// abcd_output
module abcd_output
(
	input clk,						 
	input rstn,
	input rx_pin_in,
	output ch_a_output, ch_b_output, ch_c_output, ch_d_output
);
For scale: roughly 12000 cells after synthesis, roughly 370 flip-flops, roughly 7 I/O pins.
Settings: LEC_CHECK=0, ABC_AREA=1, CAP_MARGIN=20, CORE_MARGIN=2, CORE_UTILIZATION=72, CTS_CLUSTER_SIZE=36, PLACE_DENSITY_LB_ADDON=0.28, SLEW_MARGIN=20, TNS_END_PERCENT=5; clock period 87.1 ns.
run.sh (not shown) runs the stock make flow with config.mk's settings and CLKGATE_MAP_FILE=.
Change:
--- a/flow/config.mk
+++ b/flow/config.mk
@@ -10,6 +10,5 @@
 export CORE_MARGIN = 2
-export CORE_UTILIZATION = 72
-export CTS_CLUSTER_SIZE = 36
-export PLACE_DENSITY_LB_ADDON = 0.28
+export CORE_UTILIZATION = 70
+export CTS_CLUSTER_DIAMETER = 205
+export CTS_CLUSTER_SIZE = 43
 export SLEW_MARGIN = 20
-export TNS_END_PERCENT = 5
==> flow/constraint.sdc (replaced) <==
create_clock -name core_clock -period 57.6 [get_ports {clk}]
set_input_delay 11.5200 -clock core_clock [delete_from_list [all_inputs] [get_ports {clk}]]
set_output_delay 11.5200 -clock core_clock [all_outputs]
set_load 0.01 [all_outputs]
Outcome:
- This time the run stopped in global routing (5_1_grt) with ODB-0269
- die size rose by 2.8%
- synthesized area is unchanged
- synthesized cell count is unchanged
Change:
--- a/flow/config.mk
+++ b/flow/config.mk
@@ -8,7 +8,6 @@
 export ABC_AREA = 1
-export CAP_MARGIN = 20
+export CAP_MARGIN = 5
 export CORE_MARGIN = 2
 export CORE_UTILIZATION = 70
-export CTS_CLUSTER_DIAMETER = 205
-export CTS_CLUSTER_SIZE = 43
+export MAX_ROUTING_LAYER = met4
 export SLEW_MARGIN = 20
==> flow/constraint.sdc (replaced) <==
create_clock -name core_clock -period 58.5 [get_ports {clk}]
set_input_delay 11.7000 -clock core_clock [delete_from_list [all_inputs] [get_ports {clk}]]
set_output_delay 11.7000 -clock core_clock [all_outputs]
set_load 0.01 [all_outputs]
With this change the flow finished but fails on setup timing.
Synthesized area does not change.
Synthesized cell count does not change.
Die size stays the same.

* * *

v36:
Starting RTL as in the previous note.
Settings: LEC_CHECK=0, ABC_AREA=1, CAP_MARGIN=30, CELL_PAD_IN_SITES_GLOBAL_PLACEMENT=1, CORE_ASPECT_RATIO=0.77, CORE_MARGIN=9, CORE_UTILIZATION=33, CTS_CLUSTER_DIAMETER=198, GPL_ROUTABILITY_DRIVEN=0, PLACE_DENSITY_LB_ADDON=0.25, SETUP_SLACK_MARGIN=-2.0, SLEW_MARGIN=25, TNS_END_PERCENT=35; clock period 95.9 ns.
Changes in v14 relative to v36:
# v36
export LEC_CHECK = 0
export ABC_AREA = 1
export CAP_MARGIN = 30
export CELL_PAD_IN_SITES_GLOBAL_PLACEMENT = 1
export CORE_ASPECT_RATIO = 0.77
export CORE_MARGIN = 9
export CORE_UTILIZATION = 33
export CTS_CLUSTER_DIAMETER = 198
export GPL_ROUTABILITY_DRIVEN = 0
export PLACE_DENSITY_LB_ADDON = 0.25
export SETUP_SLACK_MARGIN = -2.0
export SLEW_MARGIN = 25
export TNS_END_PERCENT = 35
create_clock -name core_clock -period 95.9 [get_ports {clk}]
# v14
export LEC_CHECK = 0
export ABC_AREA = 1
export CAP_MARGIN = 5
export CORE_ASPECT_RATIO = 0.77
export CORE_MARGIN = 2
export CORE_UTILIZATION = 72
export CTS_CLUSTER_DIAMETER = 75
export PLACE_DENSITY = 0.61
export SETUP_SLACK_MARGIN = -2.0
export SLEW_MARGIN = 25
create_clock -name core_clock -period 57.9 [get_ports {clk}]
## What came out
v14 finished all stages; layout check result: FAIL, due to setup timing. | data required time at the worst endpoint | v14 vs v36 | 38020 ps lower |. Sort v36 and v14 by layout overhead on the synthesized area, descending, and v14 comes first. Post-layout net count of v14 exceeds that of v36 by a little under 10%. Going from v36 to v14, the height of the die was found to have gone down by 150 microns. Diff v14..v36 | clock transition at the registers of the reported paths | negligible. On first-iteration DRC count: v14 sits above v36. Compared with v36, v14 shows a higher share of the cycle needed by the critical path after routing.
Input-level comparison between v59 and v14:
# v14
export LEC_CHECK = 0
export ABC_AREA = 1
export CAP_MARGIN = 5
export CORE_ASPECT_RATIO = 0.77
export CORE_MARGIN = 2
export CORE_UTILIZATION = 72
export CTS_CLUSTER_DIAMETER = 75
export PLACE_DENSITY = 0.61
export SETUP_SLACK_MARGIN = -2.0
export SLEW_MARGIN = 25
create_clock -name core_clock -period 57.9 [get_ports {clk}]
# v59
export LEC_CHECK = 0
export ABC_AREA = 0
export CAP_MARGIN = 30
export CORE_ASPECT_RATIO = 0.77
export CORE_MARGIN = 2
export CORE_UTILIZATION = 55
export CTS_CLUSTER_DIAMETER = 75
export PLACE_DENSITY = 0.69
export SETUP_SLACK_MARGIN = -2.0
export SLEW_MARGIN = 25
create_clock -name core_clock -period 95.9 [get_ports {clk}]
[summary]
In v59, the full die area came out 27% above the value in v14. The flow did not stop early for v59: all stages ran, and the layout cleared the timing, design-rule and antenna checks. Of v59 and v14, it is v59 that has the lower area reported by Yosys stat. Run comparison: v59 most used routing layer met1; v14 most used routing layer met2. v59 against v14: register-to-register slack saw an increase, post-route standard cell area excluding fillers saw a decrease.
Edits applied to the flow inputs when going from v59 to v23:
# v59
export LEC_CHECK = 0
export ABC_AREA = 0
export CAP_MARGIN = 30
export CORE_ASPECT_RATIO = 0.77
export CORE_MARGIN = 2
export CORE_UTILIZATION = 55
export CTS_CLUSTER_DIAMETER = 75
export PLACE_DENSITY = 0.69
export SETUP_SLACK_MARGIN = -2.0
export SLEW_MARGIN = 25
create_clock -name core_clock -period 95.9 [get_ports {clk}]
# v23
export LEC_CHECK = 0
export CAP_MARGIN = 20
export CORE_MARGIN = 2
export CORE_UTILIZATION = 19
export SLEW_MARGIN = 20
create_clock -name core_clock -period 151.0 [get_ports {clk}]
### Flow results
- Floorplan die width up 49% in v23 wrt v59
- v23 against v59: area fraction in compound gates after synthesis ~0 delta; post-layout minimum cycle time +12800 ps.
- First element of the critical path: u2.sub_clk_scl_reg[0] -> v59, u2.sub_clk_scl_reg[1] -> v23
- Looking only at worst slew slack as a fraction of its limit, and setting everything else aside, the lower value of v59 and v23 goes to v23.
- v23 vs. v59: total number of vias went down by about 3.2%.
- Layout net count in v23 vs v59: down 78
- Arrival time of data at the critical path endpoint, v59 and v23: lower on v59
- Summary of v23 over v59: worst hold path cell count comparable; worst hold-check slack comparable.
- Of v59 and v23, v23 shows the lower overall routed net length, with v59 above it.
